run A:
## alu_unit
module alu_unit (
    input  wire        clk,
    input  wire        rst,
    input  wire        in_valid,
    output wire        in_ready,
    input  wire [ 4:0] in_op,
    input  wire [31:0] in_a,
    input  wire [31:0] in_b,
    output reg         out_valid,
    output reg  [31:0] out_result,
    output reg         out_exc
);
Settings: LEC_CHECK=0, CAP_MARGIN=20, CORE_MARGIN=2, CORE_UTILIZATION=70, CTS_CLUSTER_DIAMETER=134, HOLD_SLACK_MARGIN=-0.09, MAX_ROUTING_LAYER=met4, PLACE_DENSITY=0.6, SETUP_SLACK_MARGIN=2.46, SLEW_MARGIN=20; clock period 48.1 ns.
run.sh (not shown) runs the stock make flow with config.mk's settings and CLKGATE_MAP_FILE=.
clock tree synthesis (4_1_cts): run A exited with error
> inputs changed (run A -> run B)
Settings: ABC_AREA now 1, previously not set; CORE_UTILIZATION now 66, was 70; MAX_ROUTING_LAYER no longer set, was met4; SETUP_SLACK_MARGIN no longer set, was 2.46; HOLD_SLACK_MARGIN now 0.29, was -0.09; CTS_CLUSTER_DIAMETER now 206, was 134; the clock period (ns, I/O delays scaled along) now 64.0, was 48.1.
Notes after the runs:
Although it ran to completion, run B produced a layout that fails the final checks because of setup timing.
The number of different library cells in the post-synthesis netlist in run A is 1.12 times that in run B.
Compared with run A, run B shows synthesized area per cell that has gone down by more than 10%.
Run B vs run A: number of core rows up in run B
Chip height: run B > run A
Run B gives less placed cell count than run A did.
Min area after synthesis across run A and run B: run A
Run A -> run B: synthesized cell count increased by more than 10%
Worst setup timing slack at the placement stage delta (run B − run A): favourable
Re width of the chip: run A and run B aren't equal, and the higher value belongs to run B.
Cmp run B vs run A: xor and xnor fraction of the mapped netlist area lower in run B
Post-synth area from yosys stat in run B is about 2.3% above run A.
> inputs changed (run B -> run C)
Settings: HOLD_SLACK_MARGIN no longer set, was 0.29; CELL_PAD_IN_SITES_DETAIL_PLACEMENT now 2, previously not set; SLEW_MARGIN now 30, was 20; MIN_ROUTING_LAYER now met2, previously not set; MAX_ROUTING_LAYER now met4, previously not set; CORE_MARGIN now 8, was 2; ABC_AREA now 0, was 1; CTS_CLUSTER_DIAMETER no longer set, was 206; CTS_CLUSTER_SIZE now 42, previously not set; CAP_MARGIN now 15, was 20; SETUP_SLACK_MARGIN now 5.0, previously not set; CORE_UTILIZATION now 62, was 66; GPL_ROUTABILITY_DRIVEN now 0, previously not set; TNS_END_PERCENT now 35, previously not set.
Results
- Run C did not make it past detailed placement (3_5_place_dp), where a tool error ended it.
- Run B: flow complete, layout not clean; failing: setup timing
- Cmp run C and run B / number of cells in the yosys synthesis report / higher: run B
- Run C does worse than run B on die area.
- Synthesized cell count (run C vs. run B) decreases by more than 10%
- NOTE post-synthesis instance area run B->run C decreased by a few percent
- Delta (run C minus run B): initial cell density of the core saw a decrease, overall die height grew by about 6%, share of synthesized area spent on multiplexers moved up.
What run D does differently from run C at the input level:
Settings: CTS_CLUSTER_SIZE: 42 -> 100; MAX_ROUTING_LAYER: met4 -> unset; GPL_ROUTABILITY_DRIVEN: 0 -> unset; CORE_MARGIN: 8 -> 2; SETUP_SLACK_MARGIN: 5.0 -> unset; TNS_END_PERCENT: 35 -> unset; MIN_ROUTING_LAYER: met2 -> unset; ABC_AREA: 0 -> unset; CORE_UTILIZATION: 62 -> 46; CAP_MARGIN: 15 -> 20; CTS_CLUSTER_DIAMETER: unset -> 333; PLACE_DENSITY: 0.6 -> unset; SLEW_MARGIN: 30 -> 5; CELL_PAD_IN_SITES_DETAIL_PLACEMENT: 2 -> unset.
Results
- Run D completed end to end with timing, DRC and antenna clean.
- [compare] base=run C new=run D: compound-gate portion of the synthesized area essentially unchanged; die width rose 36 um; synthesized cell count level; floorplan core density moved down.
- From run C to run D, count of buffers inserted at the top-level ports did not move at all.
- Run D vs run C: number of standard-cell rows in the floorplan up in run D
- From run C to run D the numbers moved as follows: area after synthesis was more or less identical; core box area went up by about 34%.
- What run D reported for total die area has to be multiplied by 0.805 to get the figure for run C.

alu_unit again, from the RTL that the note above started with.
clock: 31.9 ns
lec_check: 0
abc_area: 1
cap_margin: 40
core_margin: 2
core_utilization: 72
cts_cluster_diameter: 255
cts_cluster_size: 74
place_density: 0.35
setup_slack_margin: 3.52
slew_margin: 20
The baseline stopped in 4_1_cts.
Next try:
ABC_AREA = unset   (was 1)
CAP_MARGIN = 20   (was 40)
CORE_UTILIZATION = 52   (was 72)
CTS_CLUSTER_DIAMETER = 363   (was 255)
CTS_CLUSTER_SIZE = 99   (was 74)
PLACE_DENSITY = 0.6   (was 0.35)
SETUP_SLACK_MARGIN = unset   (was 3.52)
clock period = 54.7 ns   (was 31.9 ns; I/O delays follow)
What happened: The new run finished but fails on negative setup slack; die area rises by about 35%; area after synthesis falls by 2.3%; synthesized cell count fell by 14%.
Next try:
CORE_UTILIZATION = 27   (was 52)
CTS_CLUSTER_DIAMETER = unset   (was 363)
CTS_CLUSTER_SIZE = unset   (was 99)
clock period = 63.2 ns   (was 54.7 ns; I/O delays follow)
- The changed run completed with no timing, DRC or antenna violations
- area after synthesis is unchanged
- cell count is higher by 8.3%
- die size is higher by 91%
Next try:
CORE_UTILIZATION = 40   (was 27)
MAX_ROUTING_LAYER = met4   (was unset)
MIN_ROUTING_LAYER = met2   (was unset)
PLACE_DENSITY = unset   (was 0.6)
clock period = 64.0 ns   (was 63.2 ns; I/O delays follow)
Now the flow stopped in 5_1_grt.
Synthesized cell count is unchanged.
Synthesized area is unchanged.
Die size decreases by a quarter to a third.

Setup of maple:
Starting RTL as in the previous note.
clock: 84.3 ns
lec_check: 0
cap_margin: 0
cell_pad_in_sites_global_placement: 3
core_margin: 2
core_utilization: 29
cts_cluster_diameter: 105
cts_cluster_size: 48
gpl_routability_driven: 1
gpl_timing_driven: 0
hold_slack_margin: 0.1
max_routing_layer: met4
min_routing_layer: met2
place_density_lb_addon: 0.21
slew_margin: 35
tns_end_percent: 20
Run status, maple: aborted in global routing (5_1_grt), error GRT-0232
Relative to maple, the following input files were edited for amber:
Settings: changing SLEW_MARGIN from 35 to 20; changing CAP_MARGIN from 0 to 20; removing CELL_PAD_IN_SITES_GLOBAL_PLACEMENT (formerly 3); removing TNS_END_PERCENT (formerly 20); removing GPL_ROUTABILITY_DRIVEN (formerly 1); changing CORE_UTILIZATION from 29 to 40; removing CTS_CLUSTER_DIAMETER (formerly 105); removing HOLD_SLACK_MARGIN (formerly 0.1); removing PLACE_DENSITY_LB_ADDON (formerly 0.21); removing MIN_ROUTING_LAYER (formerly met2); removing GPL_TIMING_DRIVEN (formerly 0); removing CTS_CLUSTER_SIZE (formerly 48); setting PLACE_DENSITY to 0.6 for the first time; removing MAX_ROUTING_LAYER (formerly met4); changing the clock period (ns, I/O delays scaled along) from 84.3 to 63.2.
Findings:
amber has completed all stages; timing, DRC and antenna checks passed. The higher die span in y of maple and amber is in maple. X dimension of the die went down by more than 10% going from maple to amber. amber ends up with a total placed cells including tap cells that is 10% higher than in maple. Reported for maple and amber, proportion of synthesized chip area in sequential cells turned out identical to the last digit.
Changes in lagoon relative to amber:
Settings: CORE_UTILIZATION changed from 40 to 66; CTS_CLUSTER_SIZE newly set to 64; CTS_CLUSTER_DIAMETER newly set to 206; ABC_AREA newly set to 1; HOLD_SLACK_MARGIN newly set to 0.29; the clock period (ns, I/O delays scaled along) changed from 63.2 to 55.4.
### Flow results
The log for lagoon ends in global routing (5_1_grt) with error GRT-0116, so the run never completed.
Post-synthesis instance area: lagoon vs amber up 0.0013 mm2
Diff amber -> lagoon | total cells reported by yosys after synthesis | increase of 16%
Diff amber -> lagoon: xor/xnor cell area share of the yosys netlist lower; die area lower; area reported by Yosys stat higher; die outline height lower.
Input-level comparison between sierra and lagoon:
Settings: TNS_END_PERCENT newly set to 5; SLEW_MARGIN changed from 20 to 0; HOLD_SLACK_MARGIN removed (was 0.29); CTS_CLUSTER_DIAMETER removed (was 206); PLACE_DENSITY removed (was 0.6); CTS_CLUSTER_SIZE removed (was 64); CORE_UTILIZATION changed from 66 to 57; ABC_AREA removed (was 1); the clock period (ns, I/O delays scaled along) changed from 55.4 to 52.6.
Findings:
sierra: flow complete, layout not clean; failing: setup timing
As far as CTS buffer count goes, sierra and lagoon are indistinguishable; the numbers are identical.
Number of primary I/O pins came out exactly the same in sierra and lagoon.
Floorplan check, sierra vs lagoon: die outline larger in sierra
sierra against lagoon; average footprint of a synthesized cell is up by more than 10%.

Setup of v18:
alu_unit again, from the RTL that the note above started with.
==> flow/config.mk <==
export PLATFORM = sky130hd
export DESIGN_NAME = alu_unit
export DESIGN_NICKNAME = alu_unit
export VERILOG_FILES = /design/flow/design.v
export SDC_FILE = /design/flow/constraint.sdc
export NUM_CORES = 4
export LEC_CHECK = 0
export CAP_MARGIN = 20
export CORE_MARGIN = 2
export CORE_UTILIZATION = 68
export CTS_CLUSTER_SIZE = 35
export SETUP_SLACK_MARGIN = 3.52
export SLEW_MARGIN = 20
==> flow/constraint.sdc <==
create_clock -name core_clock -period 31.9 [get_ports {clk}]
set_input_delay 6.3800 -clock core_clock [delete_from_list [all_inputs] [get_ports {clk}]]
set_output_delay 6.3800 -clock core_clock [all_outputs]
set_load 0.01 [all_outputs]
v18 did not finish; the tool stopped in 4_1_cts with error DPL-0038.
### v18 -> v1
--- a/flow/config.mk
+++ b/flow/config.mk
@@ -9,5 +9,7 @@
 export CORE_MARGIN = 2
-export CORE_UTILIZATION = 68
-export CTS_CLUSTER_SIZE = 35
-export SETUP_SLACK_MARGIN = 3.52
+export CORE_UTILIZATION = 72
+export CTS_CLUSTER_DIAMETER = 134
+export MAX_ROUTING_LAYER = met4
+export PLACE_DENSITY = 0.67
+export SETUP_SLACK_MARGIN = 2.46
 export SLEW_MARGIN = 20
==> flow/constraint.sdc <==
create_clock -name core_clock -period 48.1 [get_ports {clk}]
set_input_delay 9.6200 -clock core_clock [delete_from_list [all_inputs] [get_ports {clk}]]
set_output_delay 9.6200 -clock core_clock [all_outputs]
set_load 0.01 [all_outputs]
Notes after the runs:
Status(v1) = ERROR, stage = 4_1_cts
Minimum setup slack after placement (higher): v1
Summary of v1 over v18: synthesized cell count held; die size went down 5.5%; area of the synthesized netlist per yosys stat held; height of the die went down 8.0 um.
Taking v18 as the reference, in v1 placer's final routability congestion estimate has increased, cell count after placement lower, core region area dropped about 6%.
Compared with v18, v1 shows a lower row count.
## Diff of input files: v44 against v1
--- a/flow/config.mk
+++ b/flow/config.mk
@@ -7,2 +7,3 @@
 export LEC_CHECK = 0
+export ABC_AREA = 1
 export CAP_MARGIN = 20
@@ -10,6 +11,6 @@
 export CORE_UTILIZATION = 72
-export CTS_CLUSTER_DIAMETER = 134
-export MAX_ROUTING_LAYER = met4
-export PLACE_DENSITY = 0.67
-export SETUP_SLACK_MARGIN = 2.46
+export CTS_CLUSTER_DIAMETER = 255
+export CTS_CLUSTER_SIZE = 74
+export PLACE_DENSITY = 0.95
+export SETUP_SLACK_MARGIN = 3.52
 export SLEW_MARGIN = 20
==> flow/constraint.sdc <==
create_clock -name core_clock -period 31.9 [get_ports {clk}]
set_input_delay 6.3800 -clock core_clock [delete_from_list [all_inputs] [get_ports {clk}]]
set_output_delay 6.3800 -clock core_clock [all_outputs]
set_load 0.01 [all_outputs]
==> results <==
The log for v44 ends in 3_5_place_dp with error DPL-0033, so the run never completed. Comparing v44 and v1, net count entering floorplan is higher on v44. Per the comparison of v44 with v1, number of unique standard cell types used by synthesis went down by about 11%; synthesized cell count has increased; final estimated routing congestion in global placement moved up; vertical extent of the die climbed 1.1%. Synthesized-area fraction occupied by and/or/nand/nor cells: v44 vs v1 up 6.3 points. The core outline area of v44 exceeds that of v1 by about 2.2%. Changes observed in v44 relative to v1: area after synthesis went up by 0.0013 sq mm; overall die area went up by 0.0018 sq mm.
